==> run D: inputs <==
==> flow/design.v <==
module FDIVIDER(
    input  logic ACLK,
    input  logic RESTN,
    output logic SCLK,
    output logic TICK    
);
logic [3:0]count;
assign TICK = (count == 4'd4) && !SCLK;
always_ff@(posedge ACLK)begin
    if(!RESTN)begin
        count <= 0;
        SCLK <= 0;
    end else begin
        if(count == 4'd4)begin
            count <= 0;
            SCLK <= ~SCLK;
        end else begin
            count <= count +1;
        end
    end
end
endmodule
module FIFO_MANAGER(
    input logic Tx_full,
    input logic SS_full,
    input logic Tx_empty,
    input logic SS_empty,
    output logic FREADY_full,
    output logic FREADY_empty
);
always_comb begin : Full_empty_block
    if(Tx_full | SS_full)begin
        FREADY_full = 0;
    end else begin
        FREADY_full = 1;
    end
    if(Tx_empty | SS_empty) begin
        FREADY_empty = 0;
    end else begin
        FREADY_empty = 1;
    end
end
endmodule
module Async_Tx_FIFO #(
    parameter DATA_WIDTH = 32,
    parameter ADDR_WIDTH = 4  
)(
    input  logic [DATA_WIDTH-1:0] data_in,
    input  logic wr_en,
    input  logic rd_en,
    input  logic ACLK,    
    input  logic SCLK,    
    input  logic rst_n,
    output logic [DATA_WIDTH-1:0] data_out,
    output logic empty,
    output logic full
);
    logic [DATA_WIDTH-1:0] mem [0:(1<<ADDR_WIDTH)-1];
    logic [ADDR_WIDTH:0] wr_ptr_bin, rd_ptr_bin;
    logic [ADDR_WIDTH:0] wr_ptr_gry, rd_ptr_gry;
    logic [ADDR_WIDTH:0] wr_ptr_sync1, wr_ptr_sync2;
    logic [ADDR_WIDTH:0] rd_ptr_sync1, rd_ptr_sync2;
    always_ff @(posedge ACLK) begin
        if (!rst_n) begin
            wr_ptr_bin <= 0;
            wr_ptr_gry <= 0;
        end else if (wr_en && !full) begin
            wr_ptr_bin <= wr_ptr_bin + 1;
            wr_ptr_gry <= ((wr_ptr_bin + 1) >> 1) ^ (wr_ptr_bin + 1);
        end
    end
    always_ff @(posedge ACLK) begin
        if (rst_n && wr_en && !full)
            mem[wr_ptr_bin[ADDR_WIDTH-1:0]] <= data_in;
    end
    always_ff @(posedge ACLK) begin
        if (!rst_n) begin
            rd_ptr_bin <= 0;
            rd_ptr_gry <= 0;
            data_out   <= 0;
        end else if (SCLK && rd_en && !empty) begin
            rd_ptr_bin <= rd_ptr_bin + 1;
            rd_ptr_gry <= ((rd_ptr_bin + 1) >> 1) ^ (rd_ptr_bin + 1);
            data_out   <= mem[rd_ptr_bin[ADDR_WIDTH-1:0]];
        end
    end
    always_ff @(posedge ACLK) begin
        if (!rst_n) begin
            wr_ptr_sync1 <= 0;
            wr_ptr_sync2 <= 0;
        end else if (SCLK) begin
            wr_ptr_sync1 <= wr_ptr_gry;
            wr_ptr_sync2 <= wr_ptr_sync1;
        end
    end
    always_ff @(posedge ACLK) begin
        if (!rst_n) begin
            rd_ptr_sync1 <= 0;
            rd_ptr_sync2 <= 0;
        end else begin
            rd_ptr_sync1 <= rd_ptr_gry;
            rd_ptr_sync2 <= rd_ptr_sync1;
        end
    end
    assign empty = (wr_ptr_sync2 == rd_ptr_gry);
    assign full  = (wr_ptr_gry == {~rd_ptr_sync2[ADDR_WIDTH:ADDR_WIDTH-1], rd_ptr_sync2[ADDR_WIDTH-2:0]});
endmodule
module Async_SS_FIFO #(
    parameter DATA_WIDTH = 32,
    parameter ADDR_WIDTH = 4  
)(
    input  logic [DATA_WIDTH-1:0] data_in,
    input  logic wr_en,
    input  logic rd_en,
    input  logic ACLK,    
    input  logic SCLK,    
    input  logic rst_n,
    output logic [DATA_WIDTH-1:0] data_out,
    output logic empty,
    output logic full
);
    logic [DATA_WIDTH-1:0] mem [0:(1<<ADDR_WIDTH)-1];
    logic [ADDR_WIDTH:0] wr_ptr_bin, rd_ptr_bin;
    logic [ADDR_WIDTH:0] wr_ptr_gry, rd_ptr_gry;
    logic [ADDR_WIDTH:0] wr_ptr_sync1, wr_ptr_sync2;
    logic [ADDR_WIDTH:0] rd_ptr_sync1, rd_ptr_sync2;
    always_ff @(posedge ACLK) begin
        if (!rst_n) begin
            wr_ptr_bin <= 0;
            wr_ptr_gry <= 0;
        end else if (wr_en && !full) begin
            wr_ptr_bin <= wr_ptr_bin + 1;
            wr_ptr_gry <= ((wr_ptr_bin + 1) >> 1) ^ (wr_ptr_bin + 1);
        end
    end
    always_ff @(posedge ACLK) begin
        if (rst_n && wr_en && !full)
            mem[wr_ptr_bin[ADDR_WIDTH-1:0]] <= data_in;
    end
    always_ff @(posedge ACLK) begin
        if (!rst_n) begin
            rd_ptr_bin <= 0;
            rd_ptr_gry <= 0;
            data_out   <= 0;
        end else if (SCLK && rd_en && !empty) begin
            rd_ptr_bin <= rd_ptr_bin + 1;
            rd_ptr_gry <= ((rd_ptr_bin + 1) >> 1) ^ (rd_ptr_bin + 1);
            data_out   <= mem[rd_ptr_bin[ADDR_WIDTH-1:0]];
        end
    end
    always_ff @(posedge ACLK) begin
        if (!rst_n) begin
            wr_ptr_sync1 <= 0;
            wr_ptr_sync2 <= 0;
        end else if (SCLK) begin
            wr_ptr_sync1 <= wr_ptr_gry;
            wr_ptr_sync2 <= wr_ptr_sync1;
        end
    end
    always_ff @(posedge ACLK) begin
        if (!rst_n) begin
            rd_ptr_sync1 <= 0;
            rd_ptr_sync2 <= 0;
        end else begin
            rd_ptr_sync1 <= rd_ptr_gry;
            rd_ptr_sync2 <= rd_ptr_sync1;
        end
    end
    assign empty = (wr_ptr_sync2 == rd_ptr_gry);
    assign full  = (wr_ptr_gry == {~rd_ptr_sync2[ADDR_WIDTH:ADDR_WIDTH-1], rd_ptr_sync2[ADDR_WIDTH-2:0]});
endmodule
module AXI_SLAVE(
    input logic ACLK,
    input logic ARESETN,
    input logic [31:0]AWADDR,
    input logic AWVALID,
    output logic AWREADY,
    input logic [31:0]WDATA,
    input logic WVALID,
    output logic WREADY,
    output logic[1:0]BRESP,
    output logic BVALID,
    input logic BREADY,
    input logic FREADY_full,
    output logic wr_en,
    output logic[31:0]Tx_data_out,
    output logic[31:0]SS_data_out
);
 localparam logic [31:0] Tx_address = 32'h0;
 localparam logic [31:0] SS_address = 32'h2;
 typedef enum logic[1:0]{
    IDEAL,
    DECODE,
    EXECUTE
 } state_t;
typedef enum logic{
    START,
    OK
}phase_t;
logic ready;
logic [31:0]data_buffer_1;
logic [31:0]addr_buffr;
state_t state;
phase_t phase;
logic AWalrt;
logic Walrt;
always_ff@(posedge ACLK)begin : AXI_SLAVE
    if(!ARESETN)begin
        wr_en <= 0;
        state <= IDEAL;
        BRESP <= 2'b00;
        BVALID <= 0;
        Tx_data_out <= 0;
        SS_data_out <= 0;
    end else begin
        wr_en <= 0;
        case(state)
            IDEAL: begin
                BRESP <= 2'b00;
                if(ready) begin
                    state <= DECODE;
                end
            end
            DECODE:begin
                BRESP <= 2'b00;
                case(addr_buffr)
                    Tx_address: begin
                        Tx_data_out <= data_buffer_1;
                        BRESP <= 2'b00;
                    end
                    SS_address: begin
                        SS_data_out <= data_buffer_1;
                        BRESP <= 2'b00;
                    end
                    default: begin
                        BRESP <= 2'b10;
                    end
                endcase
                if(BVALID & BREADY) begin
                    BVALID <= 0;
                    state <= EXECUTE;
                end else begin
                    BVALID <= 1;
                end
            end
            EXECUTE:begin
                BVALID <= 0;
                wr_en <= (addr_buffr == Tx_address);  
                state <= IDEAL;
                BRESP <= 2'b00;
            end
            default: state <= IDEAL;
        endcase
    end
end
always_ff@(posedge ACLK)begin : handshake_block
    if(!ARESETN)begin
        phase <= START;
        ready <= 0;
        AWalrt <= 0;
        Walrt <= 0;
    end else begin
        case(phase)
            START:begin
                if(AWVALID & AWREADY) begin
                    AWalrt <= 1;  
                    addr_buffr <= AWADDR;
                 end
                if(WVALID & WREADY)begin
                    Walrt <= 1;     
                    data_buffer_1 <= WDATA;
                end
                if(AWalrt & Walrt) begin    
                ready <= 1; 
                phase <= OK;
                end
            end
            OK:begin
                ready <= 0;
                AWalrt <= 0;
                Walrt <= 0;
                if(BVALID & BREADY) begin  
                    phase <= START; 
                end
            end
        endcase
    end
end
always_comb begin : ready_block
    if(FREADY_full && (phase == START) && (state == IDEAL) && !wr_en)begin
        AWREADY = !AWalrt;
        WREADY = !Walrt;
    end else begin
        AWREADY = 0;
        WREADY = 0;
    end
end
endmodule
module DATA_BUFFER(
    input logic[31:0] din_1,
    input logic[31:0]din_2,
    input logic go,
    input logic ACLK,
    input logic SCLK,
    input logic ARESETN,
    input logic SRESP,
    output logic DREADY,
    output logic [33:0]dout
);
typedef enum logic[2:0]{
    IDEAL,
    WAIT_FIFO,
    FETCH,
    CONCATENATE,
    VALIDATE
} state_t;
logic [31:0] SS_buffer_1;
logic [1:0] SS_buffer_2;
state_t state;
always_ff@(posedge ACLK) begin : data_fetch_block
    if(!ARESETN)begin
        state <= IDEAL;
        DREADY <= 0;
    end else if(SCLK) begin
        case(state)
            IDEAL:begin
                DREADY <= 0;
                if(go) begin
                    state <= WAIT_FIFO;
                end
            end
            WAIT_FIFO: begin
                state <= FETCH;
            end
            FETCH:begin
                SS_buffer_1 <= din_1;
                SS_buffer_2 <= din_2[1:0];
                state <= CONCATENATE;
            end
            CONCATENATE:begin
                dout <= {SS_buffer_2,SS_buffer_1};
                state <= VALIDATE;
                DREADY <= 1;
            end
            VALIDATE:begin
                if(DREADY & SRESP)begin
                    state <= IDEAL;
                end
            end
            default: state <= IDEAL;
        endcase
    end
end
endmodule
module SPI_MASTER(
    input logic ACLK,
    input logic FSCLK,
    input logic FTICK,
    input logic ARESETN,
    input logic FREADY_empty,
    input logic DREADY,
    input logic [33:0] din,
    output logic go,
    output logic SRESP,
    output logic rd_en,
    output logic[1:0]SS,
    output logic MOSI,
    output logic SCLK,
    input logic MISO
);
typedef enum logic[2:0]{
    IDEAL,
    WAIT_FIFO,
    FETCH,
    START,
    DONE,
    VALIDATE
} state_t;
logic [5:0]count;
logic [31:0] data_buffer_3;
logic [1:0] data_buffer_4;
state_t state;
assign SCLK = (state == START && count != 6'd0) ? FSCLK : 0;
always_ff@(posedge ACLK) begin : main_FSM_block
    if(!ARESETN)begin
        state <= IDEAL;
        count <= 0;
        rd_en <= 0;
        go <= 0;
        SRESP <= 0;
        SS <= 0;
        MOSI <= 0;
    end else if(FTICK) begin
        case(state)
            IDEAL:begin
                go <= 0;
                if(FREADY_empty)begin
                    go <= 1;
                    rd_en <= 1;
                    state <= WAIT_FIFO;
                    count <= 0;
                end
            end
            WAIT_FIFO:begin
                rd_en <= 0;
                go <= 0;
                state <=FETCH;
            end
            FETCH:begin
                if(DREADY) begin
                    data_buffer_3 <= din[31:0];
                    data_buffer_4 <= din[33:32];
                    SS <= din[33:32];
                    state <= START;
                end
            end
            START:begin
                if(count == 6'd32) begin
                    state <= DONE;
                end else begin
                    if(DREADY) begin
                        MOSI <= data_buffer_3[31];
                        data_buffer_3 <= {data_buffer_3[30:0],1'b0};
                        count <= count +1;
                    end
                end
            end
            DONE: begin
                SRESP <= 1;
                state <= VALIDATE;
            end
            VALIDATE:begin
                SRESP <= 0;
                state <= IDEAL;
            end
            default: state <= IDEAL;
        endcase
    end
end
endmodule
module Module_Wrapper (
    input logic ACLK,
    input logic ARESETN,
    input  logic [31:0] AWADDR,
    input  logic AWVALID,
    output logic AWREADY,
    input  logic [31:0] WDATA,
    input  logic WVALID,
    output logic WREADY,
    output logic [1:0] BRESP,
    output logic BVALID,
    input  logic BREADY,
    output logic [1:0] SS,
    output logic MOSI,
    output logic SCLK,
    input  logic MISO
);
    logic sclk_int, sclk_tick;
    logic fready_full, fready_empty;
    logic wr_en, rd_en;
    logic [31:0] tx_data_bus, ss_data_bus;
    logic [31:0] fifo_tx_out, fifo_ss_out;
    logic [33:0] data_to_master;
    logic go, dready, sresp;
    logic tx_full, tx_empty, ss_full, ss_empty;
    FDIVIDER fdiv_inst (
        .ACLK(ACLK),
        .RESTN(ARESETN),
        .SCLK(sclk_int),
        .TICK(sclk_tick)
    );
    AXI_SLAVE axi_inst (
        .ACLK(ACLK),
        .ARESETN(ARESETN),
        .AWADDR(AWADDR), .AWVALID(AWVALID), .AWREADY(AWREADY),
        .WDATA(WDATA), .WVALID(WVALID), .WREADY(WREADY),
        .BRESP(BRESP), .BVALID(BVALID), .BREADY(BREADY),
        .FREADY_full(fready_full),
        .wr_en(wr_en),
        .Tx_data_out(tx_data_bus),
        .SS_data_out(ss_data_bus)
    );
    Async_Tx_FIFO tx_fifo_inst (
        .ACLK(ACLK),
        .SCLK(sclk_tick),
        .rst_n(ARESETN),
        .data_in(tx_data_bus),
        .wr_en(wr_en),
        .rd_en(rd_en),
        .data_out(fifo_tx_out),
        .full(tx_full),
        .empty(tx_empty)
    );
    Async_SS_FIFO ss_fifo_inst (
        .ACLK(ACLK),
        .SCLK(sclk_tick),
        .rst_n(ARESETN),
        .data_in(ss_data_bus),
        .wr_en(wr_en),
        .rd_en(rd_en),
        .data_out(fifo_ss_out),
        .full(ss_full),
        .empty(ss_empty)
    );
    FIFO_MANAGER fifo_mgmt_inst (
        .Tx_full(tx_full), .SS_full(ss_full),
        .Tx_empty(tx_empty), .SS_empty(ss_empty),
        .FREADY_full(fready_full), .FREADY_empty(fready_empty)
    );
    DATA_BUFFER dbuff_inst (
        .din_1(fifo_tx_out), .din_2(fifo_ss_out),
        .go(go), .ACLK(ACLK), .SCLK(sclk_tick), .ARESETN(ARESETN),
        .SRESP(sresp), .DREADY(dready),
        .dout(data_to_master)
    );
    SPI_MASTER master_inst (
        .ACLK(ACLK), .FSCLK(sclk_int), .FTICK(sclk_tick), .ARESETN(ARESETN),
        .FREADY_empty(fready_empty),
        .DREADY(dready), .din(data_to_master),
        .go(go), .SRESP(sresp), .rd_en(rd_en),
        .SS(SS), .MOSI(MOSI), .SCLK(SCLK), .MISO(MISO)
    );
endmodule
==> flow/run.sh <==
#!/bin/bash
# the make line also repeats each setting of config.mk as NAME=value (left out here)
make -C /OpenROAD-flow-scripts/flow DESIGN_CONFIG=/design/flow/config.mk WORK_HOME=/design/flow/orfs CLKGATE_MAP_FILE= finish
==> flow/config.mk <==
export PLATFORM = sky130hd
export DESIGN_NAME = Module_Wrapper
export DESIGN_NICKNAME = Module_Wrapper
export VERILOG_FILES = /design/flow/design.v
export SDC_FILE = /design/flow/constraint.sdc
export NUM_CORES = 4
export LEC_CHECK = 0
export CAP_MARGIN = 20
export CELL_PAD_IN_SITES_GLOBAL_PLACEMENT = 1
export CORE_MARGIN = 2
export CORE_UTILIZATION = 48
export CTS_CLUSTER_DIAMETER = 34
export GPL_ROUTABILITY_DRIVEN = 0
export GPL_TIMING_DRIVEN = 0
export MAX_ROUTING_LAYER = met4
export SLEW_MARGIN = 20
==> flow/constraint.sdc <==
create_clock -name core_clock -period 7.0 [get_ports {ACLK}]
set_input_delay 1.4000 -clock core_clock [delete_from_list [all_inputs] [get_ports {ACLK}]]
set_output_delay 1.4000 -clock core_clock [all_outputs]
set_load 0.01 [all_outputs]
==> inputs of run H, as changes to run D <==
- CELL_PAD_IN_SITES_GLOBAL_PLACEMENT: 1 -> unset
- CORE_UTILIZATION: 48 -> 8
- CTS_CLUSTER_DIAMETER: 34 -> unset
- GPL_ROUTABILITY_DRIVEN: 0 -> unset
- GPL_TIMING_DRIVEN: 0 -> unset
- MAX_ROUTING_LAYER: met4 -> unset
==> flow/constraint.sdc (replaced) <==
create_clock -name core_clock -period 10.8 [get_ports {ACLK}]
set_input_delay 2.1600 -clock core_clock [delete_from_list [all_inputs] [get_ports {ACLK}]]
set_output_delay 2.1600 -clock core_clock [all_outputs]
set_load 0.01 [all_outputs]
==> inputs of run F, as changes to run D <==
- CELL_PAD_IN_SITES_GLOBAL_PLACEMENT: 1 -> unset
- CORE_UTILIZATION: 48 -> 67
- CTS_CLUSTER_DIAMETER: 34 -> unset
- GPL_ROUTABILITY_DRIVEN: 0 -> unset
- GPL_TIMING_DRIVEN: 0 -> unset
- MAX_ROUTING_LAYER: met4 -> unset
- SETUP_SLACK_MARGIN: unset -> 1.41
==> flow/constraint.sdc (replaced) <==
create_clock -name core_clock -period 5.16 [get_ports {ACLK}]
set_input_delay 1.0320 -clock core_clock [delete_from_list [all_inputs] [get_ports {ACLK}]]
set_output_delay 1.0320 -clock core_clock [all_outputs]
set_load 0.01 [all_outputs]
==> notes <==
Sequential power, highest first: run F, run D, run H.
In flip-flop count, run D and run F do not differ.
Via count, lowest first: run H, run F, run D.
The lowest sequential share of layout area belongs to run H, the highest to run F.
Power and IR drop assume default switching activity.
